$ cat design/flow/run.sh
#!/bin/bash
# the make line also repeats each setting of config.mk as NAME=value (left out here)
make -C /OpenROAD-flow-scripts/flow DESIGN_CONFIG=/design/flow/config.mk WORK_HOME=/design/flow/orfs CLKGATE_MAP_FILE= finish
$ cat design/flow/config.mk
export PLATFORM = sky130hd
export DESIGN_NAME = FAdd
export DESIGN_NICKNAME = FAdd
export VERILOG_FILES = /design/flow/design.v
export SDC_FILE = /design/flow/constraint.sdc
export NUM_CORES = 4
export LEC_CHECK = 0
export CAP_MARGIN = 20
export CORE_MARGIN = 2
export CORE_UTILIZATION = 72
export CTS_CLUSTER_DIAMETER = 31
export PLACE_DENSITY_LB_ADDON = 0.24
export SLEW_MARGIN = 20
export TNS_END_PERCENT = 5
$ cat design/flow/constraint.sdc
create_clock -name core_clock -period 3.29 [get_ports {clk}]
set_input_delay 0.6580 -clock core_clock [delete_from_list [all_inputs] [get_ports {clk}]]
set_output_delay 0.6580 -clock core_clock [all_outputs]
set_load 0.01 [all_outputs]
$ cat design/flow/design.v
module FAdd(
    input rst,
    input clk,
    input  [31:0]               a,
    input  [31:0]               b,
    output reg [31:0]           c,
    output reg [2:0]           state
);
    parameter NAN = 32'b01111111100000000000000000000001;  
    parameter ZERO = 32'b0;  
    wire a_s = a[31];
    wire b_s = b[31];
    wire [7:0] a_e = a[30:23];
    wire [7:0] b_e = b[30:23];
    wire [22:0] a_m = a[22:0];
    wire [22:0] b_m = b[22:0];
    wire a_e_max = a_e == 8'b11111111;
    wire b_e_max = b_e == 8'b11111111;
    wire a_e_min = a_e == 8'b0;
    wire b_e_min = b_e == 8'b0;
    wire a_m_min = a_m == 23'b0;
    wire b_m_min = b_m == 23'b0;
    wire a_inf = a_e_max & a_m_min;
    wire b_inf = b_e_max & b_m_min;
    wire a_nan = a_e_max & ~a_m_min;
    wire b_nan = b_e_max & ~b_m_min;
    wire a_zero = a_e_min & a_m_min;
    wire b_zero = b_e_min & b_m_min;
    wire a_denorm = a_e_min & ~a_m_min;
    wire b_denorm = b_e_min & ~b_m_min;
    wire inverse = (a_s ^ b_s) & (a_e == b_e) & (a_m == b_m);
    wire special_case = a_nan | b_nan | a_inf | b_inf | a_zero | b_zero | inverse;
    wire [31:0] special_output = (a_nan | b_nan) ? NAN :
    a_inf ? ((b_inf & (a_s ^ b_s)) ? NAN : a) :
    b_inf ? b :
    a_zero ? ((b_zero & (a_s ^ b_s) ? ZERO : b)) :
    b_zero ? a :
    inverse ? ZERO : 32'hffffffff;
    reg a_sign;
    reg b_sign;
    reg [26:0] a_add;
    reg [26:0] b_add;
    reg [7:0] a_exp;
    reg [7:0] b_exp;
    parameter READ = 3'd0,
    ALIGN = 3'd1,
    ADD = 3'd2,
    NORM = 3'd3,
    DENORM = 3'd4,
    ROUND = 3'd5,
    PACK = 3'd6,
    OUTPUT = 3'd7;
    reg c_sign;
    reg[27:0] c_add;
    reg[7:0] c_exp;
always @(posedge clk) begin
if (!rst) begin
    state <= READ;
end
else begin
case (state)
READ: begin
    a_sign <= a_s;
    b_sign <= b_s;
    a_add <= {~a_denorm, a_m, 3'b0};
    b_add <= {~b_denorm, b_m, 3'b0};
    a_exp <= a_denorm ? 8'b1 : a_e;
    b_exp <= b_denorm ? 8'b1 : b_e;
    c <= special_output;
    state <= special_case ? OUTPUT : ALIGN;
end
ALIGN: begin
    if (a_exp > b_exp) begin
        b_exp <= b_exp + 1;
        b_add <= b_add >> 1;
        b_add[0] <= b_add[0] | b_add[1];  
    end else if (a_exp < b_exp) begin
        a_exp <= a_exp + 1;
        a_add <= a_add >> 1;
        a_add[0] <= a_add[0] | a_add[1];
    end else begin
        state <= ADD;
    end
end
ADD: begin
    c_exp <= a_exp;
    if (a_sign == b_sign) begin
        c_add <= a_add + b_add;
        c_sign <= a_sign;
    end else if (a_add > b_add) begin
        c_add <= a_add - b_add;
        c_sign <= a_sign;
    end else begin
        c_add <= b_add - a_add;
        c_sign <= b_sign;
    end
    state <= NORM;
end
NORM: begin
    if (c_add[27]) begin  
        c_exp <= c_exp + 1;
        c_add <= c_add >> 1;
        c_add[0] <= c_add[0] | c_add[1];
    end else if (~c_add[26] & c_exp != 8'b0) begin  
        c_exp <= c_exp - 1;
        c_add <= c_add << 1;
    end else begin
        state <= DENORM;
    end
end
DENORM: begin
    if (c_exp == 8'b0) begin  
        c_exp <= c_exp + 1;
        c_add <= c_add >> 1;
        c_add[0] <= c_add[0] | c_add[1];
    end
    state <= ROUND;
end
ROUND: begin
    if (c_add[2] & (c_add[1] | c_add[0] | c_add[3])) begin
        c_add <= c_add + 4'b1000;
    end
    state <= PACK;
end
PACK: begin
    c[31] <= c_sign;
    c[22:0] <= c_add[25:3];
    if (c_exp == 8'b11111111) begin  
        c[30:0] <= {8'b11111111, 23'b0};
    end else if (c_add[27]) begin  
        c[30:23] <= c_exp + 1;
    end else if (~c_add[26]) begin  
        c[30:23] <= c_exp - 1;
    end else begin
        c[30:23] <= c_exp;
    end
    state <= OUTPUT;
end
OUTPUT: begin
end
endcase
end
end
endmodule
==> results_slide.txt, run 1 <==
Run Summary

Clocking
  • CTS root buffer: clkbuf_16
  • TritonCTS Buffers: 17
  • H-tree levels: 4
  • Total clock sinks: 144
  • Post-CTS Hold Fix Bufs: 0
  • Max Root-Sink Buffers: 2

Placement
  • Hpwl dp: 38.5 mm
  • Post-placement cell area: 15800 sq um
  • Tally of buffers added on design ports: 100
  • Dpl ws: -0.298 ns
  • Routability cong.: 1.16
  • Dpl cells: approximately 2000

Yosys
  • Yosys xor share: about 6.2%
  • Mux area share: under 10%
  • Synth area leader: edfxtp_1
  • YS chip area: about 13000 sq um
  • Top cells by count: nand2_1 (170), edfxtp_1 (141), o21ai_0 (131)
  • Mapped Cells: 1542
  • Synthesized area per cell: approximately 8.5 sq um
  • Yosys aoi share: 25.0%
  • Top FF cell, synth: edfxtp_1
  • Synth top cell by count: nand2_1
  • Simple Share, Synth: 18.4%
  • Fa+ha+maj area frac: under 10%
  • Ys flops: 144
  • Syn nets: 1707
  • FFs w/ async S/R, synth: 0%
  • # Cells Yosys: 1542
  • Largest family of logic cells by area: AND-OR/OR-AND gates
  • Cell area after synthesis: 13000 sq um
  • Post-synth area hogs: edfxtp_1 (32%), ha_1 (9.2%), o21ai_0 (5.0%)
  • Post-synth EDFFs: approximately 140
  • Sequential area share after synthesis: 32.9%
  • YS warnings: 1
  • Area leader share: 32.5%
  • Library cells used by synthesis: 80

Status
  • Err: [ERROR GRT-0116] Global routing finished with congestion. Check the congestion regions in the DRC Viewer.
  • Outcome: stopped before the end
  • Stopped at: global routing

Floorplanning
  • Rows: ~49
  • DIE HEIGHT: about 140 um
  • Core box area: 17800 sq um
  • Io pins: 101
  • Die area: 19200 sq um
  • DIE WIDTH: 139 um
  • FP Core Util: ~73%

Global route
  • Gr ovfl total: 166
  • Tot GR Track Use: 84.4%
per-layer routing:
metal	GRT overflow	GRT usage, %
met1	2	84.0
met2	89	98.0
met3	7	71.8
met4	68	87.4
met5	0	35.3
through the flow:
| step | util [%] | total power [mW] | TNS (ns) |
|---|---|---|---|
| floorplan | - | 5.62 | -17.10 |
| global placement | 88.5 | 7.27 | -5.09 |
| detailed placement | 88.5 | 7.54 | -7.89 |
| CTS | 95.2 | 10.3 | -1.55 |
timing repair:
action                                  CTS
hold endpoints to repair                  0
setup buffers                            17
pin swaps                                53
gates cloned                              1
endpoints found under the setup margin   49
resized                                  89
==> run 2, diff against run 1 <==
CORE_ASPECT_RATIO = 1.03   (was unset)
CORE_MARGIN = 3   (was 2)
CORE_UTILIZATION = 70   (was 72)
CTS_CLUSTER_DIAMETER = 29   (was 31)
GPL_ROUTABILITY_DRIVEN = 1   (was unset)
MIN_ROUTING_LAYER = met1   (was unset)
PLACE_DENSITY_LB_ADDON = unset   (was 0.24)
SETUP_SLACK_MARGIN = 1.04   (was unset)
TNS_END_PERCENT = 95   (was 5)
clock period = 3.67 ns   (was 3.29 ns; I/O delays follow)
==> run 2 against run 1 <==
The flow again stops in global routing; synthesized cell count is the same; synthesized area unchanged; die size up 5.7%.
==> results_slide.txt, run 2 <==
Run Summary

Clocking
  • Max Root-Sink Buffers: 2 (unchanged)
  • TritonCTS Buffers: 17 (unchanged)
  • Post-CTS Hold Fix Bufs: 0 (unchanged)
  • CTS root buffer: clkbuf_16
  • Total clock sinks: 144 (unchanged)
  • H-tree levels: 4 (unchanged)

Floorplanning
  • Die area: 20300 sq um (+5.7%)
  • DIE HEIGHT: 145 um (+4.3%)
  • Io pins: 101 (unchanged)
  • FP Core Util: 71.6% (-1.5 points)
  • DIE WIDTH: 140 um (+1.4%)
  • Rows: 50 (+2.0%)
  • Core box area: 18200 sq um (+2.0%)

Yosys
  • Top FF cell, synth: edfxtp_1
  • Library cells used by synthesis: 80 (unchanged)
  • FFs w/ async S/R, synth: 0% (unchanged)
  • Post-synth area hogs: edfxtp_1 (32%), ha_1 (9.2%), o21ai_0 (5.0%)
  • Synth top cell by count: nand2_1
  • Synthesized area per cell: 8.45 sq um (unchanged)
  • Area leader share: 32.5% (unchanged)
  • Top cells by count: nand2_1 (170), edfxtp_1 (141), o21ai_0 (131)
  • Synth area leader: edfxtp_1
  • Ys flops: 144 (unchanged)
  • Yosys xor share: 6.18% (unchanged)
  • Sequential area share after synthesis: 32.9% (unchanged)
  • Fa+ha+maj area frac: 9.67% (unchanged)
  • # Cells Yosys: 1542 (unchanged)
  • Simple Share, Synth: 18.4% (unchanged)
  • Cell area after synthesis: 13000 sq um (unchanged)
  • Largest family of logic cells by area: AND-OR/OR-AND gates
  • Mux area share: 1.81% (unchanged)
  • YS warnings: 1 (unchanged)
  • Yosys aoi share: 25.0% (unchanged)
  • Mapped Cells: 1542 (unchanged)
  • Syn nets: 1707 (unchanged)
  • Post-synth EDFFs: 141 (unchanged)
  • YS chip area: 13000 sq um (unchanged)

Status
  • Outcome: stopped before the end
  • Err: [ERROR GRT-0232] Routing congestion too high. Check the congestion heatmap in the GUI.
  • Stopped at: global routing

Placement
  • Hpwl dp: 36.8 mm (-4.5%)
  • Tally of buffers added on design ports: 100 (unchanged)
  • Routability cong.: 1.13 (-2.4%)

Global route
  • Tot GR Track Use: 113%
  • Gr ovfl total: 2908
==> run 2: through the flow <==
stage | setup WS (ns) | power [mW] | std cells | util (%) | cell area [sq um]
2_1_floorplan | 0.457 | 5.16 | 1542 | - | 13300
3_3_place_gp | 0.148 | 6.39 | 1911 | 83.5 | 15200
3_5_place_dp | 0.0660 | 6.55 | 1911 | 83.5 | 15200
4_1_cts | 0.313 | 8.88 | 2018 | 93.8 | 17100
==> run 2: what timing repair did <==
action | CTS
cloned | 3
endpoints found under the hold margin | 0
pin swaps | 65
setup buffers | 72
endpoints found under the setup margin | 169
resized | 251
==> run 2: per-layer routing <==
| metal | overflow | track usage [%] |
|---|---|---|
| met5 | 18 | 68.7 |
| met4 | 591 | 126 |
| met3 | 84 | 86.7 |
| met1 | 69 | 93.5 |
| met2 | 2146 | 153 |
==> run 3, diff against run 2 <==
CORE_ASPECT_RATIO = unset   (was 1.03)
CORE_MARGIN = 2   (was 3)
CTS_CLUSTER_DIAMETER = unset   (was 29)
CTS_CLUSTER_SIZE = 14   (was unset)
GPL_ROUTABILITY_DRIVEN = unset   (was 1)
MIN_ROUTING_LAYER = unset   (was met1)
SETUP_SLACK_MARGIN = 1.46   (was 1.04)
TNS_END_PERCENT = unset   (was 95)
clock period = 6.1 ns   (was 3.67 ns; I/O delays follow)
==> run 3 against run 2 <==
Now clean on timing, DRC and antenna; synthesized cell count unchanged; synthesized area stayed put; die size is 2.8% lower.
==> results_slide.txt, run 3 <==
Synthesis and Place & Route Summary

Floorplanning
  • Rows: 49 (-2.0%)
  • DIE HEIGHT: 140 um (-2.8%)
  • Die area: 19700 sq um (-2.8%)
  • Core box area: 18100 sq um (-0.32%)
  • DIE WIDTH: 140 um (about the same)
  • Io pins: 101 (unchanged)
  • FP Core Util: 71.8% (+0.23 points)

Timing
  • RSZ-0062 raised after global routing: false
  • Tightest Pin Transition: roughly 1.1 ns
  • Final setup fails: 0
  • Crit share post-route: 73.4%
  • Worst setup margin: 1.62 ns
  • Fmax achieved: ~0.22 GHz
  • Setup TNS Final: 0 ns
  • Slew Viols, Final: 0
  • Fin crit period: ~4.5 ns
  • Clock Skew: 0.00997 ns
  • Final Hold Fails: 0
  • Relative slew slack: 23.6%

Yosys
  • Sequential area share after synthesis: 32.9% (unchanged)
  • YS chip area: 13000 sq um (unchanged)
  • Synth area leader: edfxtp_1
  • Fa+ha+maj area frac: 9.67% (unchanged)
  • Library cells used by synthesis: 80 (unchanged)
  • Mapped Cells: 1542 (unchanged)
  • Ys flops: 144 (unchanged)
  • Syn nets: 1707 (unchanged)
  • Post-synth area hogs: edfxtp_1 (32%), ha_1 (9.2%), o21ai_0 (5.0%)
  • FFs w/ async S/R, synth: 0% (unchanged)
  • Cell area after synthesis: 13000 sq um (unchanged)
  • Area leader share: 32.5% (unchanged)
  • Post-synth EDFFs: 141 (unchanged)
  • Synth top cell by count: nand2_1
  • Simple Share, Synth: 18.4% (unchanged)
  • Synthesized area per cell: 8.45 sq um (unchanged)
  • # Cells Yosys: 1542 (unchanged)
  • YS warnings: 1 (unchanged)
  • Yosys aoi share: 25.0% (unchanged)
  • Yosys xor share: 6.18% (unchanged)
  • Mux area share: 1.81% (unchanged)
  • Top cells by count: nand2_1 (170), edfxtp_1 (141), o21ai_0 (131)
  • Largest family of logic cells by area: AND-OR/OR-AND gates
  • Top FF cell, synth: edfxtp_1

Routing
  • Initial DRC Count: 2234
  • Routed length per instance: 24.6 um
  • Detail Route Antenna Nets: 0
  • Total wire length: around 45 mm
  • DR vias/cell: 7.29
  • Drt pass-1 iters: 14
  • Vias: roughly 13000
  • DRC violations left: 0

Clocking
  • H-tree levels: 4 (unchanged)
  • TritonCTS Buffers: 17 (unchanged)
  • Post-CTS setup buffer count: 0 (-100%)
  • Clk slew on worst S/H paths: 0.07 ns
  • Total clock sinks: 144 (unchanged)
  • TritonCTS clock tree: yes
  • Max Root-Sink Buffers: 2 (unchanged)
  • Post-CTS Hold Fix Bufs: 0 (unchanged)
  • Post-CTS resize count: 0 (-100%)
  • Clk latency of the worst-skew pair: 0.44 ns
  • CTS root buffer: clkbuf_16

Setup path
  • Crit path to: c[4]
  • Buf/Inv on CP: 2
  • Worst path slowest cell: nor4_1
  • Crit path DAT: 4.78 ns
  • Reg2Reg Depth: 11
  • Setup crit start: a[17]
  • Cell mode on critical path: nor4_1
  • Crit path kind: input pin to register
  • Crit. End Element: register
  • Worst Path Max Fanout: 14
  • Worst path top cell family by delay: simple AND/OR/NAND/NOR gates
  • CP Depth: 8
  • CP peak stage delay: 0.91 ns
  • Worst R2R Start: a_add[22]
  • CP Cell Sequence: clkdlybuf4s50_1 -> nor4_1 -> nand4_1 -> nor4_1 -> nor2_1 -> buf_4 -> o21ai_0 -> a22o_1
  • R2R Setup Slk: 1.65 ns
  • CP required: 6.40 ns
  • Worst R2R End: c_add[27]
  • Startpoint class of the critical path: input pin

Global route
  • Vias in the first global route: 12600
  • Pin count of the biggest net entering global routing: 75
  • Tot GR Track Use: 45.3%
  • Global-route wire length before repair: 69.3 mm
  • Gr ovfl total: 0
  • Antenna violations before repair: 2

Worst hold path
  • Hold path depth: 2
  • Worst min-delay path category: register to register
  • Worst Hold Path EP: c[31]
  • Hold Crit Start: c_sign

Power
  • Int Power: approximately 2.8 mW
  • Main power group: combinational logic
  • Total Power: just under 5 mW
  • Seq group: 1.49 mW
  • Power share of the clock group: 22.3%
  • Comb pwr share: 46.9%
  • Comb group: 2.27 mW
  • Seq pwr share: 30.7%
  • Sw Share: between 40% and 50%
  • Worst vdd ir: 0.244 mV
  • Clk pwr: approximately 1.1 mW
  • Leak: a little under 6 nW
  • Net switching power: between 2 and 2.5 mW
  • Pwr per Cell Area: 329 nW/um^2

Finish
  • Layout Cell Area excl Fill: ~15000 sq um
  • Sequential cell area: 4290 sq um
  • Finished Layout Cells: 1832
  • Fillers: 1178
  • Combinational Area: 8040 sq um
  • # nets final: 1753
  • Area Overhead vs Synth: 13.0%

Flow run
  • Max Cap Viol: 0
  • Stage-log warning count: 85

Placement
  • Tally of buffers added on design ports: 100 (unchanged)
  • Hpwl dp: 33.6 mm (-8.7%)
  • Post-placement cell area: 14100 sq um (-7.0%)
  • Routability cong.: 1.07 (-5.6%)
  • Dpl cells: 1798 (-5.9%)
  • Dpl ws: 1.51 ns (+1.45 ns)

Status
  • Outcome: timing/DRC/antenna clean
-- run 3: metal layers --
layer  wire length [um]  global-route usage, %  vias up  share of wire (%)
met5                  0                      0        -                  0
met1              15600                   56.2     6081                 35
li1                   -                      -     5821                  -
met2              19800                   71.4     1190                 44
met4               3100                   26.4        0                6.9
met3               6610                   12.5      265                 15
-- run 3: through the flow --
stage	hold slack (ns)	utilization [%]
finish	0.600	81.2
CTS	0.603	81.2
global placement	0.577	77.8
floorplan	0.545	-
global route	0.644	81.2
detailed placement	0.577	77.9
-- run 3: final cells by class --
cell class                 count  area share [%]
inverter                      99            2.53
sequential                   144            29.1
antenna                        2          0.0340
clock inverter                13            1.02
multi-input combinational   1207            54.5
clock buffer                  19            3.01
tap                          229            1.94
timing repair buffer         119            7.79
==> run 4, diff against run 3 <==
ABC_AREA = 1   (was unset)
CORE_UTILIZATION = 71   (was 70)
CTS_CLUSTER_SIZE = unset   (was 14)
SETUP_SLACK_MARGIN = unset   (was 1.46)
clock period = 5.16 ns   (was 6.1 ns; I/O delays follow)
==> run 4 against run 3 <==
Still clean on timing, DRC and antenna; global-route usage grew 4.8 points; via count grew 39%; non-clock buffer count shrank 5; final cell count grew 56%; sequential power grew 54%; clock power grew 22%; synthesized cell count grew 63%; worst setup slack lost 0.48 ns; utilization shrank 0.99 points; hold slack lost 0.0010 ns; sequential share of layout area shrank 4.5 points; design area grew 18%.
==> results_slide.txt, run 4 <==
Synthesis and Place & Route Summary

Global route
  • Pin count of the biggest net entering global routing: 101 (+35%)
  • Vias in the first global route: 17100 (+36%)
  • Antenna violations before repair: 0 (-2)
  • Tot GR Track Use: 50.1% (+4.8 points)
  • Gr ovfl total: 0 (unchanged)
  • Global-route wire length before repair: 91.3 mm (+32%)

Clocking
  • Post-CTS resize count: 0 (unchanged)
  • Post-CTS Hold Fix Bufs: 0 (unchanged)
  • TritonCTS Buffers: 17 (unchanged)
  • Post-CTS setup buffer count: 0 (unchanged)
  • CTS root buffer: clkbuf_16
  • Clk latency of the worst-skew pair: 0.45 ns (about the same)
  • Clk slew on worst S/H paths: 0.08 ns (about the same)
  • H-tree levels: 4 (unchanged)
  • Max Root-Sink Buffers: 2 (unchanged)
  • TritonCTS clock tree: yes
  • Total clock sinks: 144 (unchanged)

Power
  • Main power group: combinational logic
  • Seq pwr share: 22.3% (-8.4 points)
  • Pwr per Cell Area: 588 nW/um^2 (+79%)
  • Comb group: 6.63 mW (+190%)
  • Leak: 8.80 nW (+51%)
  • Clk pwr: 1.32 mW (+22%)
  • Net switching power: 5.79 mW (+180%)
  • Comb pwr share: 64.8% (+18 points)
  • Sw Share: 56.5% (+13 points)
  • Seq group: 2.29 mW (+54%)
  • Power share of the clock group: 12.9% (-9.4 points)
  • Int Power: 4.45 mW (+61%)
  • Worst vdd ir: 0.328 mV (+35%)

Timing
  • Fmax achieved: between 0.2 and 0.25 GHz
  • Final Hold Fails: 0 (unchanged)
  • RSZ-0062 raised after global routing: false
  • Slew Viols, Final: 0 (unchanged)
  • Fin crit period: 4.01 ns
  • Tightest Pin Transition: 1.08 ns (-0.0601 ns)
  • Final setup fails: 0 (unchanged)
  • Crit share post-route: 77.8% (+4.4 points)
  • Clock Skew: 0.0183 ns (+0.00835 ns)
  • Relative slew slack: 27.7% (+4.1 points)
  • Setup TNS Final: 0 ns (unchanged)

Yosys
  • Ys flops: 144 (unchanged)
  • Syn nets: 2679 (+57%)
  • Top FF cell, synth: edfxtp_1
  • Sequential area share after synthesis: 27.5% (-5.5 points)
  • YS warnings: 1 (unchanged)
  • Yosys xor share: 3.69% (-2.5 points)
  • Mux area share: 0% (-1.8 points)
  • Synth area leader: edfxtp_1
  • Simple Share, Synth: 36.0% (+18 points)
  • YS chip area: 15600 sq um (+20%)
  • Cell area after synthesis: 15600 sq um (+20%)
  • Library cells used by synthesis: 49 (-39%)
  • Area leader share: 27.1% (-5.4 points)
  • Mapped Cells: 2514 (+63%)
  • Fa+ha+maj area frac: 8.07% (-1.6 points)
  • Largest family of logic cells by area: simple AND/OR/NAND/NOR gates
  • Synth top cell by count: nand2_1
  • Post-synth EDFFs: 141 (unchanged)
  • Top cells by count: nand2_1 (926), inv_1 (423), nor2_1 (155)
  • # Cells Yosys: 2514 (+63%)
  • Yosys aoi share: 11.6% (-13 points)
  • Synthesized area per cell: 6.21 sq um (-26%)
  • Post-synth area hogs: edfxtp_1 (27%), nand2_1 (22%), inv_1 (10%)
  • FFs w/ async S/R, synth: 0% (unchanged)

Worst hold path
  • Worst Hold Path EP: c_add[1]
  • Hold path depth: 2 (unchanged)
  • Hold Crit Start: c_add[2]
  • Worst min-delay path category: register to register

Routing
  • Vias: 18600 (+39%)
  • Drt pass-1 iters: 13 (-1)
  • DR vias/cell: 6.50 (-11%)
  • Initial DRC Count: 3861 (+73%)
  • Total wire length: 60.4 mm (+34%)
  • Detail Route Antenna Nets: 0 (unchanged)
  • DRC violations left: 0 (unchanged)
  • Routed length per instance: 21.1 um (-14%)

Floorplanning
  • Core box area: 21700 sq um (+20%)
  • DIE HEIGHT: 152 um (+8.4%)
  • FP Core Util: 72.0% (+0.20 points)
  • Rows: 54 (+10%)
  • DIE WIDTH: 152 um (+8.4%)
  • Io pins: 101 (unchanged)
  • Die area: 23200 sq um (+18%)

Setup path
  • Worst R2R End: c_add[16]
  • Worst Path Max Fanout: 17 (+3)
  • Cell mode on critical path: nand2_1
  • CP peak stage delay: 0.73 ns (-0.18 ns)
  • Startpoint class of the critical path: register
  • CP Depth: 15 (+7)
  • Worst R2R Start: b_add[25]
  • Buf/Inv on CP: 1 (-1)
  • Crit. End Element: register
  • Crit path DAT: 4.31 ns (-0.47 ns)
  • R2R Setup Slk: 1.15 ns (-0.50 ns)
  • Crit path to: c_add[16]
  • Setup crit start: b_add[25]
  • CP required: 5.45 ns (-0.95 ns)
  • Reg2Reg Depth: 15 (+4)
  • Worst path slowest cell: nand2_1
  • Worst path top cell family by delay: simple AND/OR/NAND/NOR gates
  • CP Cell Sequence: ha_1 -> a21oi_1 -> nor2_1 -> nor2_1 -> nand2_1 -> a21oi_2 -> nand2_1 -> nand2_1 -> buf_4 -> nand2_1 -> nand2_1 -> nand2_1 -> nand2_1 -> nand2_1 -> nand2_1
  • Crit path kind: register to register

Finish
  • Combinational Area: 9340 sq um (+16%)
  • Sequential cell area: 4290 sq um (unchanged)
  • Area Overhead vs Synth: 11.4%
  • Layout Cell Area excl Fill: 17400 sq um (+18%)
  • Fillers: 1576 (+34%)
  • # nets final: 2734 (+56%)

Flow run
  • Stage-log warning count: 88 (+3.5%)
  • Max Cap Viol: 0 (unchanged)

Placement
  • Tally of buffers added on design ports: 100 (unchanged)
  • Hpwl dp: 45.6 mm (+36%)
  • Routability cong.: 1.12 (+5.3%)
  • Post-placement cell area: 16700 sq um (+18%)

Status
  • Outcome: timing/DRC/antenna clean
[run 4: final cells by class]
cell class	count	share of cell area [%]
Multi-Input combinational cell	1850	53.7
Sequential cell	144	24.7
Inverter	442	9.54
Timing Repair Buffer	114	6.47
Clock buffer	17	2.45
Tap cell	280	2.01
Clock inverter	15	1.13
Antenna cell	1	0.0144
[run 4: stage by stage]
stage	power [mW]	hold slack, ns	setup WS (ns)	utilization [%]	cells
2_1_floorplan	6.50	0.494	1.14	-	2514
3_5_place_dp	8.42	0.567	1.13	77.1	2829
4_1_cts	9.75	0.583	1.51	80.0	2861
3_3_place_gp	8.19	0.561	1.18	77.1	2829
6_report	10.2	0.599	1.15	80.2	2863
5_1_grt	10.7	0.622	1.14	80.2	2862
[run 4: routing by layer]
| metal | GRT usage (%) | share of wire [%] |
|---|---|---|
| met1 | 62.4 | 34 |
| met2 | 75.7 | 42 |
| met3 | 17.1 | 17 |
| met4 | 29.8 | 7.7 |
| met5 | 0 | 0 |
==> run 5, diff against run 4 <==
ABC_AREA = unset   (was 1)
CORE_UTILIZATION = 72   (was 71)
CTS_CLUSTER_DIAMETER = 27   (was unset)
CTS_CLUSTER_SIZE = 41   (was unset)
HOLD_SLACK_MARGIN = -0.09   (was unset)
PLACE_DENSITY_LB_ADDON = 0.24   (was unset)
SETUP_SLACK_MARGIN = 0.4   (was unset)
clock period = 3.45 ns   (was 5.16 ns; I/O delays follow)
==> run 5 against run 4 <==
The flow now stops in global routing; synthesized area down 17%; die size decreased by 17%; synthesized cell count decreased by 39%.
==> results_slide.txt, run 5 <==
Run Summary

Yosys
  • Cell area after synthesis: 13000 sq um (-17%)
  • Synth top cell by count: nand2_1
  • YS chip area: 13000 sq um (-17%)
  • Library cells used by synthesis: 80 (+63%)
  • Simple Share, Synth: 18.4% (-18 points)
  • YS warnings: 1 (unchanged)
  • Largest family of logic cells by area: AND-OR/OR-AND gates
  • Syn nets: 1707 (-36%)
  • Area leader share: 32.5% (+5.4 points)
  • Top FF cell, synth: edfxtp_1
  • Mux area share: 1.81% (+1.8 points)
  • Ys flops: 144 (unchanged)
  • Fa+ha+maj area frac: 9.67% (+1.6 points)
  • Synth area leader: edfxtp_1
  • FFs w/ async S/R, synth: 0% (unchanged)
  • Mapped Cells: 1542 (-39%)
  • # Cells Yosys: 1542 (-39%)
  • Yosys xor share: 6.18% (+2.5 points)
  • Top cells by count: nand2_1 (170), edfxtp_1 (141), o21ai_0 (131)
  • Yosys aoi share: 25.0% (+13 points)
  • Post-synth EDFFs: 141 (unchanged)
  • Synthesized area per cell: 8.45 sq um (+36%)
  • Sequential area share after synthesis: 32.9% (+5.5 points)
  • Post-synth area hogs: edfxtp_1 (32%), ha_1 (9.2%), o21ai_0 (5.0%)

Clocking
  • H-tree levels: 4 (unchanged)
  • Max Root-Sink Buffers: 2 (unchanged)
  • Total clock sinks: 144 (unchanged)
  • CTS root buffer: clkbuf_16
  • Post-CTS Hold Fix Bufs: 0 (unchanged)
  • TritonCTS Buffers: 17 (unchanged)

Floorplanning
  • FP Core Util: 73.1% (+1.0 points)
  • Rows: 49 (-9.3%)
  • Die area: 19200 sq um (-17%)
  • Core box area: 17800 sq um (-18%)
  • Io pins: 101 (unchanged)
  • DIE HEIGHT: 139 um (-9.0%)
  • DIE WIDTH: 139 um (-9.0%)

Status
  • Outcome: stopped before the end
  • Stopped at: global routing
  • Err: [ERROR GRT-0116] Global routing finished with congestion. Check the congestion regions in the DRC Viewer.

Placement
  • Routability cong.: 1.22 (+8.8%)
  • Hpwl dp: 37.1 mm (-19%)
  • Tally of buffers added on design ports: 100 (unchanged)
  • Dpl ws: -0.350 ns (-1.48 ns)

Global route
  • Gr ovfl total: around 380
  • Tot GR Track Use: 89.9%
-- run 5: per-layer routing --
metal / overflow / track usage [%]
met1: 13 / 88.2
met2: 206 / 102
met3: 18 / 79.0
met4: 144 / 94.1
met5: 0 / 54.1
-- run 5: timing repair --
| action | in CTS |
|---|---|
| gates resized | 140 |
| setup endpoints to repair | 63 |
| buffers inserted | 51 |
| pin swaps | 56 |
| cloned | 1 |
-- run 5: metrics by stage --
stage               std cells  setup TNS, ns  area (sq um)
CTS                      2058        -0.0115         17400
floorplan                1542          -3.21         13200
global placement         1974        -0.0849         15700
detailed placement       1974          -3.00         15700
==> run 6, diff against run 5 <==
CORE_UTILIZATION = 68   (was 72)
CTS_CLUSTER_DIAMETER = unset   (was 27)
CTS_CLUSTER_SIZE = unset   (was 41)
HOLD_SLACK_MARGIN = unset   (was -0.09)
PLACE_DENSITY_LB_ADDON = unset   (was 0.24)
SETUP_SLACK_MARGIN = unset   (was 0.4)
clock period = 4.7 ns   (was 3.45 ns; I/O delays follow)
==> run 6 against run 5 <==
The run now finishes clean; synthesized cell count unchanged; synthesized area unchanged; die size increased by 5.7%.
==> results_slide.txt, run 6 <==
Synthesis and Place & Route Summary

Timing
  • Relative slew slack: 23.5%
  • Worst Hold Slack: ~0.6 ns
  • Fin crit period: 4.40 ns
  • Tightest Pin Transition: roughly 1.1 ns
  • Final Hold Fails: 0
  • RSZ-0062 raised after global routing: false
  • Fmax achieved: roughly 0.23 GHz
  • Crit share post-route: 93.6%
  • Slew Viols, Final: 0
  • Final setup fails: 0
  • Setup TNS Final: 0 ns
  • Clock Skew: 0.0131 ns

Finish
  • Finished Layout Cells: between 1500 and 2000
  • Area Overhead vs Synth: 13.3%
  • # nets final: between 1500 and 2000

Yosys
  • Ys flops: 144 (unchanged)
  • Mapped Cells: 1542 (unchanged)
  • Top FF cell, synth: edfxtp_1
  • Area leader share: 32.5% (unchanged)
  • Post-synth area hogs: edfxtp_1 (32%), ha_1 (9.2%), o21ai_0 (5.0%)
  • Simple Share, Synth: 18.4% (unchanged)
  • Post-synth EDFFs: 141 (unchanged)
  • Cell area after synthesis: 13000 sq um (unchanged)
  • YS warnings: 1 (unchanged)
  • Synth area leader: edfxtp_1
  • FFs w/ async S/R, synth: 0% (unchanged)
  • YS chip area: 13000 sq um (unchanged)
  • Mux area share: 1.81% (unchanged)
  • Yosys aoi share: 25.0% (unchanged)
  • Synth top cell by count: nand2_1
  • Syn nets: 1707 (unchanged)
  • Synthesized area per cell: 8.45 sq um (unchanged)
  • Library cells used by synthesis: 80 (unchanged)
  • # Cells Yosys: 1542 (unchanged)
  • Largest family of logic cells by area: AND-OR/OR-AND gates
  • Yosys xor share: 6.18% (unchanged)
  • Top cells by count: nand2_1 (170), edfxtp_1 (141), o21ai_0 (131)
  • Fa+ha+maj area frac: 9.67% (unchanged)
  • Sequential area share after synthesis: 32.9% (unchanged)

Placement
  • Routability cong.: 1.04 (-15%)
  • Hpwl dp: 34.2 mm (-7.8%)
  • Dpl cells: 1814 (-8.1%)
  • Tally of buffers added on design ports: 100 (unchanged)

Setup path
  • CP required: roughly 4.9 ns
  • Reg2Reg Depth: 12
  • Buf/Inv on CP: 3
  • Worst path slowest cell: or4_1
  • Crit path kind: register to register
  • Crit path DAT: about 4.6 ns
  • Worst R2R End: c_add[15]
  • Setup crit start: a_add[10]
  • Startpoint class of the critical path: register
  • R2R Setup Slk: 0.30 ns
  • CP Depth: 12
  • CP peak stage delay: just over 0.7 ns
  • CP Cell Sequence: inv_1 -> ha_1 -> nand2_1 -> or4_1 -> or4_4 -> clkinv_2 -> a31o_1 -> buf_4 -> mux2_1 -> o31ai_1 -> xnor2_1 -> o21ai_1
  • Worst R2R Start: a_add[10]
  • Worst Path Max Fanout: 16
  • Crit. End Element: register
  • Crit path to: c_add[15]
  • Worst path top cell family by delay: simple AND/OR/NAND/NOR gates

Routing
  • Total wire length: 46.2 mm
  • Detail Route Antenna Nets: 0
  • Initial DRC Count: between 2000 and 2500
  • DRC violations left: 0
  • Vias: 13400
  • DR vias/cell: 7.27
  • Drt pass-1 iters: 9
  • Routed length per instance: 25.0 um

Worst hold path
  • Hold Crit Start: c_sign
  • Worst min-delay path category: register to register
  • Hold path depth: 2
  • Worst Hold Path EP: c[31]

Power
  • Sw Share: 44.4%
  • Pwr per Cell Area: 425 nW/um^2
  • Comb group: about 3.0 mW
  • Seq pwr share: 31.0%
  • Main power group: combinational logic
  • Seq group: between 1.5 and 2 mW
  • Comb pwr share: between 40% and 50%
  • Leak: 5.85 nW
  • Net switching power: 2.78 mW
  • Power share of the clock group: 21.2%
  • Worst vdd ir: 0.309 mV
  • Clk pwr: 1.33 mW
  • Int Power: 3.49 mW

Clocking
  • Post-CTS setup buffer count: 0 (-100%)
  • Post-CTS resize count: 0 (-100%)
  • TritonCTS clock tree: yes
  • Clk slew on worst S/H paths: 0.07 ns
  • Max Root-Sink Buffers: 2 (unchanged)
  • Total clock sinks: 144 (unchanged)
  • H-tree levels: 4 (unchanged)
  • Clk latency of the worst-skew pair: around 0.45 ns
  • Post-CTS Hold Fix Bufs: 0 (unchanged)
  • CTS root buffer: clkbuf_16
  • TritonCTS Buffers: 17 (unchanged)

Global route
  • Vias in the first global route: 12600
  • Antenna violations before repair: 1
  • Tot GR Track Use: between 40 and 50%
  • Pin count of the biggest net entering global routing: around 74
  • Global-route wire length before repair: 70.3 mm
  • Gr ovfl total: 0

Floorplanning
  • Die area: 20300 sq um (+5.7%)
  • DIE HEIGHT: 142 um (+2.8%)
  • FP Core Util: 69.5% (-3.6 points)
  • Rows: 50 (+2.0%)
  • Io pins: 101 (unchanged)
  • Core box area: 18800 sq um (+5.2%)
  • DIE WIDTH: 142 um (+2.8%)

Flow run
  • Stage-log warning count: 85
  • Max Cap Viol: 0

Status
  • Outcome: timing/DRC/antenna clean
==> run 6: area by class of cell <==
| type | count | area [sq um] |
|---|---|---|
| Fill cell | 1290 | 3990 |
| Multi-Input combinational cell | 1207 | 8040 |
| Timing Repair Buffer | 130 | 1230 |
| Antenna cell | 1 | 2.50 |
| Clock buffer | 17 | 425 |
| Tap cell | 234 | 293 |
| Clock inverter | 15 | 124 |
| Inverter | 99 | 373 |
| Sequential cell | 144 | 4290 |
==> run 6: through the flow <==
| stage | power (mW) | setup slack [ns] | cell area [sq um] | util [%] |
|---|---|---|---|---|
| 6_report | 6.27 | 0.303 | 14800 | 78.7 |
| 5_1_grt | 6.51 | 0.265 | 14800 | 78.7 |
| 4_1_cts | 6.11 | 0.505 | 14800 | 78.7 |
| 3_5_place_dp | 4.79 | 0.536 | 14200 | 75.8 |
| 3_3_place_gp | 4.71 | 0.458 | 14200 | 75.7 |
| 2_1_floorplan | 3.93 | 1.02 | 13000 | - |
==> run 6: metal layers <==
layer	GRT usage, %	vias up	wire length (um)
li1	-	5836	-
met1	59.1	6148	16600
met2	70.1	1226	20200
met3	10.8	225	6600
met4	24.9	0	2770
met5	0	-	0
==> run 7, diff against run 6 <==
ABC_AREA = 1   (was unset)
CAP_MARGIN = 40   (was 20)
CORE_ASPECT_RATIO = 0.7   (was unset)
CORE_UTILIZATION = 72   (was 68)
CTS_CLUSTER_DIAMETER = 350   (was unset)
CTS_CLUSTER_SIZE = 96   (was unset)
PLACE_DENSITY = 0.37   (was unset)
SETUP_SLACK_MARGIN = 0.66   (was unset)
TNS_END_PERCENT = 10   (was unset)
clock period = 3.06 ns   (was 4.7 ns; I/O delays follow)
==> run 7 against run 6 <==
The run now fails in global routing; synthesized cell count rose by 63%; synthesized area grew 20%; die size up 13%.
==> results_slide.txt, run 7 <==
Run Summary

Yosys
  • Syn nets: 2679 (+57%)
  • Yosys xor share: 3.69% (-2.5 points)
  • Simple Share, Synth: 36.0% (+18 points)
  • Mux area share: 0% (-1.8 points)
  • FFs w/ async S/R, synth: 0% (unchanged)
  • Post-synth EDFFs: 141 (unchanged)
  • YS warnings: 1 (unchanged)
  • Synth area leader: edfxtp_1
  • Largest family of logic cells by area: simple AND/OR/NAND/NOR gates
  • Synthesized area per cell: 6.21 sq um (-26%)
  • Library cells used by synthesis: 49 (-39%)
  • Ys flops: 144 (unchanged)
  • Mapped Cells: 2514 (+63%)
  • Post-synth area hogs: edfxtp_1 (27%), nand2_1 (22%), inv_1 (10%)
  • Area leader share: 27.1% (-5.4 points)
  • Yosys aoi share: 11.6% (-13 points)
  • YS chip area: 15600 sq um (+20%)
  • Synth top cell by count: nand2_1
  • # Cells Yosys: 2514 (+63%)
  • Sequential area share after synthesis: 27.5% (-5.5 points)
  • Fa+ha+maj area frac: 8.07% (-1.6 points)
  • Top cells by count: nand2_1 (926), inv_1 (423), nor2_1 (155)
  • Top FF cell, synth: edfxtp_1
  • Cell area after synthesis: 15600 sq um (+20%)

Clocking
  • TritonCTS Buffers: 17 (unchanged)
  • Post-CTS Hold Fix Bufs: 0 (unchanged)
  • CTS root buffer: clkbuf_16
  • Total clock sinks: 144 (unchanged)
  • H-tree levels: 4 (unchanged)
  • Max Root-Sink Buffers: 2 (unchanged)

Floorplanning
  • Rows: 45 (-10%)
  • FP Core Util: 72.6% (+3.2 points)
  • Die area: 22900 sq um (+13%)
  • DIE WIDTH: 180 um (+26%)
  • DIE HEIGHT: 127 um (-11%)
  • Core box area: 21500 sq um (+15%)
  • Io pins: 101 (unchanged)

Placement
  • Routability cong.: 1.16 (+11%)
  • Hpwl dp: 48.3 mm (+41%)
  • Tally of buffers added on design ports: 100 (unchanged)
  • Post-placement cell area: 17600 sq um (+23%)

Global route
  • Tot GR Track Use: 78.2%
  • Gr ovfl total: 4

Status
  • Stopped at: global routing
  • Err: [ERROR GRT-0232] Routing congestion too high. Check the congestion heatmap in the GUI.
  • Outcome: stopped before the end
run 7: metal layers:
layer  track usage [%]  GRT overflow
met2              91.6             0
met3              64.7             1
met4              70.2             3
met1              82.1             0
met5              43.2             0
run 7: what timing repair did:
item,4_1_cts
resized,146
pin swaps,42
cloned,4
setup buffers,63
endpoints found under the setup margin,136
run 7: stage by stage:
step / std cells / worst slack [ns] / utilization, %
after CTS: 3025 / 0.496 / 89.5
after detailed placement: 2926 / -0.0433 / 81.7
after global placement: 2926 / 0.0347 / 81.7
after floorplan: 2514 / 0.436 / -
==> run 8, diff against run 7 <==
ABC_AREA = unset   (was 1)
CAP_MARGIN = 20   (was 40)
CORE_ASPECT_RATIO = 1.03   (was 0.7)
CORE_UTILIZATION = 64   (was 72)
CTS_CLUSTER_DIAMETER = 244   (was 350)
CTS_CLUSTER_SIZE = unset   (was 96)
GPL_ROUTABILITY_DRIVEN = 1   (was unset)
MAX_ROUTING_LAYER = met4   (was unset)
MIN_ROUTING_LAYER = met1   (was unset)
PLACE_DENSITY = 0.58   (was 0.37)
SETUP_SLACK_MARGIN = 0.19   (was 0.66)
TNS_END_PERCENT = 5   (was 10)
clock period = 1.77 ns   (was 3.06 ns; I/O delays follow)
==> run 8 against run 7 <==
Die size is 6.0% lower; synthesized area is 17% lower; the run fails in clock tree synthesis; synthesized cell count is 39% lower.
==> results_slide.txt, run 8 <==
Run Summary

Yosys
  • FFs w/ async S/R, synth: 0% (unchanged)
  • Largest family of logic cells by area: AND-OR/OR-AND gates
  • Library cells used by synthesis: 80 (+63%)
  • Top cells by count: nand2_1 (170), edfxtp_1 (141), o21ai_0 (131)
  • YS chip area: 13000 sq um (-17%)
  • Synthesized area per cell: 8.45 sq um (+36%)
  • Syn nets: 1707 (-36%)
  • Cell area after synthesis: 13000 sq um (-17%)
  • Top FF cell, synth: edfxtp_1
  • Sequential area share after synthesis: 32.9% (+5.5 points)
  • # Cells Yosys: 1542 (-39%)
  • Ys flops: 144 (unchanged)
  • Synth top cell by count: nand2_1
  • Yosys xor share: 6.18% (+2.5 points)
  • Fa+ha+maj area frac: 9.67% (+1.6 points)
  • Simple Share, Synth: 18.4% (-18 points)
  • Post-synth EDFFs: 141 (unchanged)
  • Post-synth area hogs: edfxtp_1 (32%), ha_1 (9.2%), o21ai_0 (5.0%)
  • Mapped Cells: 1542 (-39%)
  • Mux area share: 1.81% (+1.8 points)
  • Yosys aoi share: 25.0% (+13 points)
  • YS warnings: 1 (unchanged)
  • Area leader share: 32.5% (+5.4 points)
  • Synth area leader: edfxtp_1

Placement
  • Hpwl dp: 44.3 mm (-8.1%)
  • Routability cong.: 1.16 (+0.25%)
  • Dpl cells: 2354 (-20%)
  • Tally of buffers added on design ports: 100 (unchanged)

Floorplanning
  • Die area: 21500 sq um (-6.0%)
  • Rows: 52 (+16%)
  • Io pins: 101 (unchanged)
  • DIE WIDTH: 145 um (-20%)
  • DIE HEIGHT: 149 um (+17%)
  • Core box area: 19800 sq um (-7.7%)
  • FP Core Util: 65.7% (-6.9 points)

Status
  • Stopped at: clock tree synthesis
  • Err: [ERROR DPL-0033] detailed placement checks failed during check placement.
  • Outcome: stopped before the end
-- run 8: metrics by stage --
step                setup slack (ns)  cell area (sq um)  hold WS (ns)  TNS [ns]
floorplan                      -1.45              13100         0.453   -182.69
detailed placement             -1.80              18300         0.574   -191.40
global placement               -1.72              18300         0.572   -165.44
==> run 9, diff against run 8 <==
ABC_AREA = 1   (was unset)
CORE_MARGIN = 8   (was 2)
CORE_UTILIZATION = 40   (was 64)
GPL_ROUTABILITY_DRIVEN = 0   (was 1)
GPL_TIMING_DRIVEN = 0   (was unset)
MAX_ROUTING_LAYER = unset   (was met4)
PLACE_DENSITY = unset   (was 0.58)
PLACE_DENSITY_LB_ADDON = 0.27   (was unset)
TNS_END_PERCENT = unset   (was 5)
clock period = 3.3 ns   (was 1.77 ns; I/O delays follow)
==> run 9 against run 8 <==
Die size is 110% higher; the run now finishes clean; synthesized area grew 20%; synthesized cell count up 63%.
==> results_slide.txt, run 9 <==
Synthesis and Place & Route Summary

Status
  • Outcome: timing/DRC/antenna clean

Timing
  • Slew Viols, Final: 0
  • Final setup fails: 0
  • Tightest Pin Transition: 0.838 ns
  • Final Hold Fails: 0
  • Fin crit period: around 3.0 ns
  • Relative slew slack: 44.1%
  • Worst setup margin: roughly 0.27 ns
  • Clock Skew: 0.0142 ns
  • Crit share post-route: 91.9%
  • Fmax achieved: 0.330 GHz
  • RSZ-0062 raised after global routing: false
  • Setup TNS Final: 0 ns

Yosys
  • Yosys xor share: 3.69% (-2.5 points)
  • FFs w/ async S/R, synth: 0% (unchanged)
  • # Cells Yosys: 2514 (+63%)
  • Top cells by count: nand2_1 (926), inv_1 (423), nor2_1 (155)
  • Synthesized area per cell: 6.21 sq um (-26%)
  • Top FF cell, synth: edfxtp_1
  • Area leader share: 27.1% (-5.4 points)
  • YS chip area: 15600 sq um (+20%)
  • Simple Share, Synth: 36.0% (+18 points)
  • Mapped Cells: 2514 (+63%)
  • Library cells used by synthesis: 49 (-39%)
  • Syn nets: 2679 (+57%)
  • Cell area after synthesis: 15600 sq um (+20%)
  • Mux area share: 0% (-1.8 points)
  • YS warnings: 1 (unchanged)
  • Yosys aoi share: 11.6% (-13 points)
  • Synth area leader: edfxtp_1
  • Largest family of logic cells by area: simple AND/OR/NAND/NOR gates
  • Post-synth EDFFs: 141 (unchanged)
  • Fa+ha+maj area frac: 8.07% (-1.6 points)
  • Post-synth area hogs: edfxtp_1 (27%), nand2_1 (22%), inv_1 (10%)
  • Synth top cell by count: nand2_1
  • Sequential area share after synthesis: 27.5% (-5.5 points)
  • Ys flops: 144 (unchanged)

Setup path
  • Worst R2R End: c_add[5]
  • CP peak stage delay: about 0.50 ns
  • CP Depth: 15
  • Reg2Reg Depth: 15
  • Cell mode on critical path: nand2_1
  • Worst Path Max Fanout: 10
  • CP required: 3.48 ns
  • Crit path to: c_add[5]
  • CP Cell Sequence: ha_1 -> buf_2 -> inv_2 -> nor2_2 -> nand2_1 -> nor2_1 -> nand2_2 -> nand2_1 -> nand2_1 -> clkbuf_4 -> nand2_1 -> nand2_1 -> nand2_1 -> nand3_1 -> and2_1
  • Worst path top cell family by delay: simple AND/OR/NAND/NOR gates
  • Startpoint class of the critical path: register
  • R2R Setup Slk: 0.27 ns
  • Buf/Inv on CP: 3
  • Crit path kind: register to register
  • Crit. End Element: register
  • Worst path slowest cell: edfxtp_1
  • Crit path DAT: 3.22 ns
  • Setup crit start: b_add[26]
  • Worst R2R Start: b_add[26]

Clocking
  • H-tree levels: 4
  • CTS root buffer: clkbuf_16
  • Clk latency of the worst-skew pair: 0.44 ns
  • TritonCTS clock tree: yes
  • TritonCTS Buffers: 17
  • Total clock sinks: 144
  • Max Root-Sink Buffers: 2
  • Clk slew on worst S/H paths: roughly 0.060 ns

Floorplanning
  • DIE HEIGHT: 217 um (+45%)
  • DIE WIDTH: 211 um (+46%)
  • FP Core Util: 40.5% (-25 points)
  • Core box area: 38500 sq um (+94%)
  • Io pins: 101 (unchanged)
  • Rows: 73 (+40%)
  • Die area: 45600 sq um (+110%)

Power
  • Leak: 9.13 nW
  • Main power group: combinational logic
  • Sw Share: 54.9%
  • Clk pwr: 2.04 mW
  • Comb group: approximately 11 mW
  • Power share of the clock group: 12.6%
  • Seq group: 3.45 mW
  • Worst vdd ir: 0.459 mV
  • Pwr per Cell Area: slightly below 900 nW/um^2
  • Net switching power: 8.86 mW
  • Seq pwr share: 21.4%
  • Int Power: 7.28 mW
  • Comb pwr share: 66.0%

Routing
  • Initial DRC Count: 2061
  • Drt pass-1 iters: 7
  • Total wire length: 60.8 mm
  • Detail Route Antenna Nets: 0
  • Routed length per instance: 19.1 um
  • DRC violations left: 0
  • Number of antenna diodes: 0
  • DR vias/cell: 5.50
  • Vias: between 15000 and 20000

Placement
  • Hpwl dp: 49.8 mm (+12%)
  • Dpl cells: 3145 (+34%)
  • Tally of buffers added on design ports: 100 (unchanged)
  • Dpl ws: -0.263 ns (+1.54 ns)
  • Post-placement cell area: 17400 sq um (-4.6%)

Worst hold path
  • Worst Hold Path EP: c_add[1]
  • Hold Crit Start: c_add[0]
  • Worst min-delay path category: register to register
  • Hold path depth: 2

Flow run
  • Stage-log warning count: between 80 and 90
  • Max Cap Viol: 0

Finish
  • Finished Layout Cells: 3188
  • Layout Utilization: a little under half
  • Area Overhead vs Synth: 16.6%
  • # nets final: 2815
  • Layout Cell Area excl Fill: 18200 sq um

Global route
  • Tot GR Track Use: 25.9%
  • Antenna violations before repair: 1
  • Global-route wire length before repair: between 90 and 100 mm
  • Pin count of the biggest net entering global routing: 23
  • Vias in the first global route: 16400
  • Gr ovfl total: 0
==> run 9: layout make-up <==
cell class / instances / area [sq um]
Sequential cell: 144 / 4290
Tap cell: 525 / 657
Buffer: 78 / 428
Fill cell: 4031 / 20300
Timing Repair Buffer: 117 / 1180
Clock buffer: 18 / 439
Inverter: 442 / 1660
Clock inverter: 14 / 173
Multi-Input combinational cell: 1850 / 9390
==> run 9: timing repair <==
| item | 4_1_cts | 5_1_grt |
|---|---|---|
| buffers inserted | 0 | 11 |
| setup endpoints to repair | 23 | 64 |
| resized | 2 | 32 |
| hold buffers | 0 | 0 |
| pin swaps | 0 | 2 |
==> run 9: routing by layer <==
metal	wire, um	track usage, %
met2	27200	41.5
met1	24200	32.8
met4	3300	13.5
met5	0	0
met3	6100	5.04
==> run 9: per-stage QoR <==
stage,hold slack (ns),total power [mW]
finish,0.563,16.1
global route,0.582,17.3
CTS,0.565,15.7
detailed placement,0.550,13.6
global placement,0.554,13.3
floorplan,0.494,10.2
==> run 10, diff against run 9 <==
ABC_AREA = unset   (was 1)
CORE_ASPECT_RATIO = unset   (was 1.03)
CORE_MARGIN = 2   (was 8)
CTS_CLUSTER_DIAMETER = unset   (was 244)
GPL_ROUTABILITY_DRIVEN = unset   (was 0)
GPL_TIMING_DRIVEN = unset   (was 0)
MIN_ROUTING_LAYER = unset   (was met1)
PLACE_DENSITY_LB_ADDON = unset   (was 0.27)
SETUP_SLACK_MARGIN = unset   (was 0.19)
clock period = 5.65 ns   (was 3.3 ns; I/O delays follow)
==> run 10 against run 9 <==
Non-clock buffer count down 71; sequential power down 53%; sequential share of layout area increased by 4.9 points; synthesized cell count down 39%; combinational power decreased by 77%; register-to-register slack better by 0.98 ns; utilization down 0.57 points; clock-buffer cell count did not move; highest routed layer is now met5; clock skew decreased by 0.0027 ns.
==> results_slide.txt, run 10 <==
Synthesis and Place & Route Summary

Power
  • Seq group: 1.61 mW (-53%)
  • Leak: 5.84 nW (-36%)
  • Pwr per Cell Area: 351 nW/um^2 (-60%)
  • Clk pwr: 1.25 mW (-39%)
  • Comb group: 2.43 mW (-77%)
  • Comb pwr share: 45.9% (-20 points)
  • Sw Share: 42.4% (-13 points)
  • Seq pwr share: 30.4% (+9.0 points)
  • Worst vdd ir: 0.231 mV (-50%)
  • Total Power: 5.30 mW (-67%)
  • Int Power: 3.05 mW (-58%)
  • Power share of the clock group: 23.7% (+11 points)
  • Net switching power: 2.25 mW (-75%)
  • Main power group: combinational logic

Setup path
  • CP peak stage delay: 0.75 ns (+0.25 ns)
  • Buf/Inv on CP: 2 (-1)
  • R2R Setup Slk: 1.25 ns (+0.98 ns)
  • Worst Path Max Fanout: 20 (+10)
  • Worst R2R Start: a_add[20]
  • Crit path to: c[21]
  • Worst path top cell family by delay: simple AND/OR/NAND/NOR gates
  • Worst R2R End: c_add[10]
  • Setup crit start: b[0]
  • Reg2Reg Depth: 10 (-5)
  • Worst path slowest cell: a221oi_2
  • CP Depth: 9 (-6)
  • Startpoint class of the critical path: input pin
  • Crit. End Element: register
  • Crit path kind: input pin to register
  • Crit path DAT: 4.78 ns (+1.56 ns)
  • CP Cell Sequence: clkdlybuf4s50_1 -> nor4_1 -> nand4_1 -> or3_1 -> a221oi_2 -> nor2_1 -> buf_4 -> o21ai_0 -> a22o_1
  • CP required: 5.97 ns (+2.49 ns)

Yosys
  • Synth area leader: edfxtp_1
  • FFs w/ async S/R, synth: 0% (unchanged)
  • Post-synth EDFFs: 141 (unchanged)
  • Post-synth area hogs: edfxtp_1 (32%), ha_1 (9.2%), o21ai_0 (5.0%)
  • Fa+ha+maj area frac: 9.67% (+1.6 points)
  • Simple Share, Synth: 18.4% (-18 points)
  • Largest family of logic cells by area: AND-OR/OR-AND gates
  • Synth top cell by count: nand2_1
  • Area leader share: 32.5% (+5.4 points)
  • # Cells Yosys: 1542 (-39%)
  • Yosys xor share: 6.18% (+2.5 points)
  • Yosys aoi share: 25.0% (+13 points)
  • Mapped Cells: 1542 (-39%)
  • Top cells by count: nand2_1 (170), edfxtp_1 (141), o21ai_0 (131)
  • Sequential area share after synthesis: 32.9% (+5.5 points)
  • YS warnings: 1 (unchanged)
  • YS chip area: 13000 sq um (-17%)
  • Syn nets: 1707 (-36%)
  • Cell area after synthesis: 13000 sq um (-17%)
  • Ys flops: 144 (unchanged)
  • Library cells used by synthesis: 80 (+63%)
  • Mux area share: 1.81% (+1.8 points)
  • Top FF cell, synth: edfxtp_1
  • Synthesized area per cell: 8.45 sq um (+36%)

Global route
  • Gr ovfl total: 0 (unchanged)
  • Grt met1 use: 38.9% (+6.1 points)
  • Vias in the first global route: 12000 (-27%)
  • GRT busiest layer: met2
  • Pin count of the biggest net entering global routing: 70 (+200%)
  • Met2 Track Usage GR: 47.5% (+6.0 points)
  • Routing usage on met3: 5.10% (+0.061 points)
  • Global-route wire length before repair: 74.0 mm (-19%)
  • Antenna violations before repair: 1 (unchanged)
  • Tot GR Track Use: 29.2% (+3.2 points)

Routing
  • Number of antenna diodes: 0 (unchanged)
  • DRC violations left: 0 (unchanged)
  • Drt pass-1 iters: 8 (+1)
  • DR vias/cell: 6.04 (+9.7%)
  • Routed length per instance: 24.0 um (+26%)
  • Initial DRC Count: 1178 (-43%)
  • Total wire length: 49.2 mm (-19%)
  • Detail Route Antenna Nets: 0 (unchanged)
  • Vias: 12400 (-30%)

Timing
  • Tightest Pin Transition: 1.22 ns (+0.378 ns)
  • Setup TNS Final: 0 ns (unchanged)
  • Relative slew slack: 17.9% (-26 points)
  • Clock Skew: 0.0116 ns (-0.00268 ns)
  • Final Hold Fails: 0 (unchanged)
  • Fmax achieved: 0.224 GHz
  • Final setup fails: 0 (unchanged)
  • Crit share post-route: 78.9% (-13 points)
  • RSZ-0062 raised after global routing: false
  • Worst Hold Slack: 0.600 ns (+0.0370 ns)
  • Fin crit period: about 4.5 ns
  • Slew Viols, Final: 0 (unchanged)

Clocking
  • Post-CTS resize count: 0 (-2)
  • Clk slew on worst S/H paths: 0.07 ns (about the same)
  • Post-CTS Hold Fix Bufs: 0 (unchanged)
  • Total clock sinks: 144 (unchanged)
  • Clk latency of the worst-skew pair: 0.45 ns (about the same)
  • Max Root-Sink Buffers: 2 (unchanged)
  • TritonCTS clock tree: yes
  • TritonCTS Buffers: 17 (unchanged)
  • Post-CTS setup buffer count: 0 (unchanged)
  • H-tree levels: 4 (unchanged)
  • CTS root buffer: clkbuf_16

Worst hold path
  • Hold Crit Start: c_sign
  • Worst min-delay path category: register to register
  • Worst Hold Path EP: c[31]
  • Hold path depth: 2 (unchanged)

Floorplanning
  • Die area: 34100 sq um (-25%)
  • Rows: 66 (-9.6%)
  • Core box area: 32300 sq um (-16%)
  • DIE WIDTH: 185 um (-12%)
  • DIE HEIGHT: 185 um (-15%)
  • Io pins: 101 (unchanged)
  • FP Core Util: 40.4% (-0.16 points)

Placement
  • Tally of buffers added on design ports: 100 (unchanged)
  • Hpwl dp: 38.1 mm (-24%)
  • Routability cong.: 0.954
  • Dpl cells: 2016 (-36%)

Finish
  • Finished Layout Cells: 2048 (-36%)
  • Area Overhead vs Synth: 15.7%
  • Fillers: 3210 (-20%)
  • # nets final: 1758 (-38%)
  • Combinational Area: 8060 sq um (-14%)
  • Sequential cell area: 4290 sq um (unchanged)
  • Layout Utilization: 46.7% (-0.57 points)

Flow run
  • Stage-log warning count: 83 (unchanged)
  • Max Cap Viol: 0 (unchanged)

Status
  • Outcome: timing/DRC/antenna clean
==> run 10: cell type report <==
cell class	count	area share [%]
multi-input combinational	1207	53.5
inverter	99	2.47
clock buffer	18	2.85
sequential	144	28.5
clock inverter	14	1.24
tap	442	3.67
timing repair buffer	124	7.83
==> run 10: per-layer routing <==
| layer | part of all wire [%] | vias to the layer above |
|---|---|---|
| li1 | - | 5808 |
| met1 | 44 | 5933 |
| met2 | 47 | 524 |
| met3 | 6.8 | 94 |
| met4 | 3.1 | 2 |
| met5 | 0.026 | - |
==> run 10: stage by stage <==
stage / setup slack (ns) / instance area [sq um]
floorplan: 1.78 / 13000
global route: 0.971 / 15100
finish: 1.19 / 15100
CTS: 1.24 / 15100
detailed placement: 0.788 / 14400
global placement: 0.710 / 14400
==> run 11, diff against run 10 <==
ABC_AREA = 1   (was unset)
CORE_ASPECT_RATIO = 1.03   (was unset)
CORE_MARGIN = 3   (was 2)
CTS_CLUSTER_DIAMETER = 307   (was unset)
CTS_CLUSTER_SIZE = 100   (was unset)
GPL_ROUTABILITY_DRIVEN = 1   (was unset)
MIN_ROUTING_LAYER = met1   (was unset)
PLACE_DENSITY_LB_ADDON = 0.3   (was unset)
TNS_END_PERCENT = 10   (was unset)
clock period = 3.3 ns   (was 5.65 ns; I/O delays follow)
==> run 11 against run 10 <==
Utilization up 2.0 points; global-route usage rose by 2.2 points; synthesized area rose by 20%; flip-flop count is the same; non-clock buffer count rose by 95; via count increased by 42%; first-iteration DRC count rose by 96%; die size increased by 22%; still clean.
==> results_slide.txt, run 11 <==
Synthesis and Place & Route Summary

Power
  • Leak: 9.32 nW (+59%)
  • Comb group: 11.3 mW (+370%)
  • Seq pwr share: 20.5% (-9.9 points)
  • Pwr per Cell Area: 906 nW/um^2 (+160%)
  • Int Power: 7.52 mW (+150%)
  • Main power group: combinational logic
  • Comb pwr share: 67.7% (+22 points)
  • Total Power: 16.8 mW (+220%)
  • Seq group: 3.44 mW (+110%)
  • Worst vdd ir: 0.358 mV (+55%)
  • Power share of the clock group: 11.8% (-12 points)
  • Net switching power: 9.24 mW (+310%)
  • Clk pwr: 1.98 mW (+58%)
  • Sw Share: 55.1% (+13 points)

Yosys
  • Yosys aoi share: 11.6% (-13 points)
  • YS chip area: 15600 sq um (+20%)
  • Post-synth EDFFs: 141 (unchanged)
  • # Cells Yosys: 2514 (+63%)
  • Simple Share, Synth: 36.0% (+18 points)
  • Synth area leader: edfxtp_1
  • Cell area after synthesis: 15600 sq um (+20%)
  • Library cells used by synthesis: 49 (-39%)
  • Top cells by count: nand2_1 (926), inv_1 (423), nor2_1 (155)
  • Fa+ha+maj area frac: 8.07% (-1.6 points)
  • FFs w/ async S/R, synth: 0% (unchanged)
  • Post-synth area hogs: edfxtp_1 (27%), nand2_1 (22%), inv_1 (10%)
  • Top FF cell, synth: edfxtp_1
  • Yosys xor share: 3.69% (-2.5 points)
  • Ys flops: 144 (unchanged)
  • Mapped Cells: 2514 (+63%)
  • Synthesized area per cell: 6.21 sq um (-26%)
  • Syn nets: 2679 (+57%)
  • Largest family of logic cells by area: simple AND/OR/NAND/NOR gates
  • Sequential area share after synthesis: 27.5% (-5.5 points)
  • YS warnings: 1 (unchanged)
  • Mux area share: 0% (-1.8 points)
  • Synth top cell by count: nand2_1
  • Area leader share: 27.1% (-5.4 points)

Timing
  • Relative slew slack: 55.3% (+37 points)
  • RSZ-0062 raised after global routing: false
  • Clock Skew: 0.0172 ns (+0.00563 ns)
  • Final setup fails: 0 (unchanged)
  • Worst Hold Slack: 0.580 ns (-0.0203 ns)
  • Final Hold Fails: 0 (unchanged)
  • Fmax achieved: between 0.3 and 0.4 GHz
  • Crit share post-route: 95.6% (+17 points)
  • Fin crit period: 3.15 ns
  • Slew Viols, Final: 0 (unchanged)
  • Worst setup margin: 0.146 ns (-1.05 ns)
  • Setup TNS Final: 0 ns (unchanged)
  • Tightest Pin Transition: 0.670 ns (-0.545 ns)

Global route
  • Grt met1 use: 43.7% (+4.8 points)
  • Gr ovfl total: 0 (unchanged)
  • Tot GR Track Use: 31.4% (+2.2 points)
  • Global-route wire length before repair: 99.0 mm (+34%)
  • Met2 Track Usage GR: 49.4% (+2.0 points)
  • Antenna violations before repair: 4 (+3)
  • Pin count of the biggest net entering global routing: 96 (+37%)
  • Routing usage on met3: 5.99% (+0.89 points)
  • GRT busiest layer: met2
  • Vias in the first global route: 16400 (+36%)

Clocking
  • H-tree levels: 4 (unchanged)
  • TritonCTS clock tree: yes
  • CTS root buffer: clkbuf_16
  • Clk slew on worst S/H paths: 0.07 ns (about the same)
  • Total clock sinks: 144 (unchanged)
  • TritonCTS Buffers: 17 (unchanged)
  • Max Root-Sink Buffers: 2 (unchanged)
  • Post-CTS Hold Fix Bufs: 0 (unchanged)
  • Post-CTS setup buffer count: 0 (unchanged)
  • Post-CTS resize count: 0 (unchanged)
  • Clk latency of the worst-skew pair: 0.44 ns (about the same)

Setup path
  • CP Cell Sequence: inv_1 -> ha_1 -> buf_4 -> nand2_1 -> nand2_1 -> a21oi_1 -> o21a_1 -> nand3_1 -> nand2_1 -> nand2_1 -> nand2_1 -> nand2_1 -> nand2_1 -> nand2_1 -> nand2_1 -> nand2_1
  • Reg2Reg Depth: 16 (+6)
  • R2R Setup Slk: 0.15 ns (-1.10 ns)
  • Cell mode on critical path: nand2_1
  • Crit path DAT: 3.35 ns (-1.43 ns)
  • Crit path to: c_add[19]
  • Buf/Inv on CP: 2 (unchanged)
  • Crit path kind: register to register
  • CP Depth: 16 (+7)
  • Worst R2R End: c_add[19]
  • Worst path slowest cell: ha_1
  • CP required: 3.50 ns (-2.47 ns)
  • CP peak stage delay: 0.45 ns (-0.30 ns)
  • Setup crit start: a_add[14]
  • Crit. End Element: register
  • Worst path top cell family by delay: simple AND/OR/NAND/NOR gates
  • Worst R2R Start: a_add[14]
  • Worst Path Max Fanout: 4 (-80%)
  • Startpoint class of the critical path: register

Floorplanning
  • Die area: 41500 sq um (+22%)
  • FP Core Util: 41.1% (+0.72 points)
  • DIE WIDTH: 201 um (+8.8%)
  • DIE HEIGHT: 207 um (+12%)
  • Core box area: 38000 sq um (+18%)
  • Rows: 72 (+9.1%)
  • Io pins: 101 (unchanged)

Routing
  • DR vias/cell: 5.48 (-9.2%)
  • Total wire length: 66.7 mm (+36%)
  • Detail Route Antenna Nets: 0 (unchanged)
  • Initial DRC Count: 2312 (+96%)
  • Number of antenna diodes: 0 (unchanged)
  • Vias: 17600 (+42%)
  • DRC violations left: 0 (unchanged)
  • Drt pass-1 iters: 6 (-2)
  • Routed length per instance: 20.8 um (-13%)

Placement
  • Tally of buffers added on design ports: 100 (unchanged)
  • Post-placement cell area: 17900 sq um (+24%)
  • Routability cong.: 1.11 (+17%)
  • Hpwl dp: 55.3 mm (+45%)
  • Dpl ws: 0.0284 ns (-0.760 ns)
  • Dpl cells: 3173 (+57%)

Finish
  • Combinational Area: 9320 sq um (+16%)
  • Layout Cell Area excl Fill: 18500 sq um (+23%)
  • Fillers: 4035 (+26%)
  • Layout Utilization: 48.7% (+2.0 points)
  • Sequential cell area: 4290 sq um (unchanged)
  • Finished Layout Cells: 3205 (+56%)
  • # nets final: 2839 (+61%)
  • Area Overhead vs Synth: 18.4%

Worst hold path
  • Hold path depth: 2 (unchanged)
  • Worst min-delay path category: register to register
  • Worst Hold Path EP: c_add[1]
  • Hold Crit Start: c_add[0]

Flow run
  • Stage-log warning count: 84 (+1.2%)
  • Max Cap Viol: 0 (unchanged)

Status
  • Outcome: timing/DRC/antenna clean
## run 11: metal layers
layer  vias up  wire length (um)
met5         -                58
li1       8323                 -
met3       117              6780
met1      8194             28700
met4         8              2170
met2       930             28900
## run 11: layout make-up
| cell class | instances | share of cell area, % |
|---|---|---|
| inverters | 442 | 8.97 |
| multi-input cells | 1850 | 50.4 |
| well taps | 518 | 3.50 |
| clock inverters | 12 | 0.676 |
| clock buffers | 20 | 2.47 |
| flip-flops and latches | 144 | 23.2 |
| repair buffers | 219 | 10.8 |
Power and IR drop assume default switching activity.
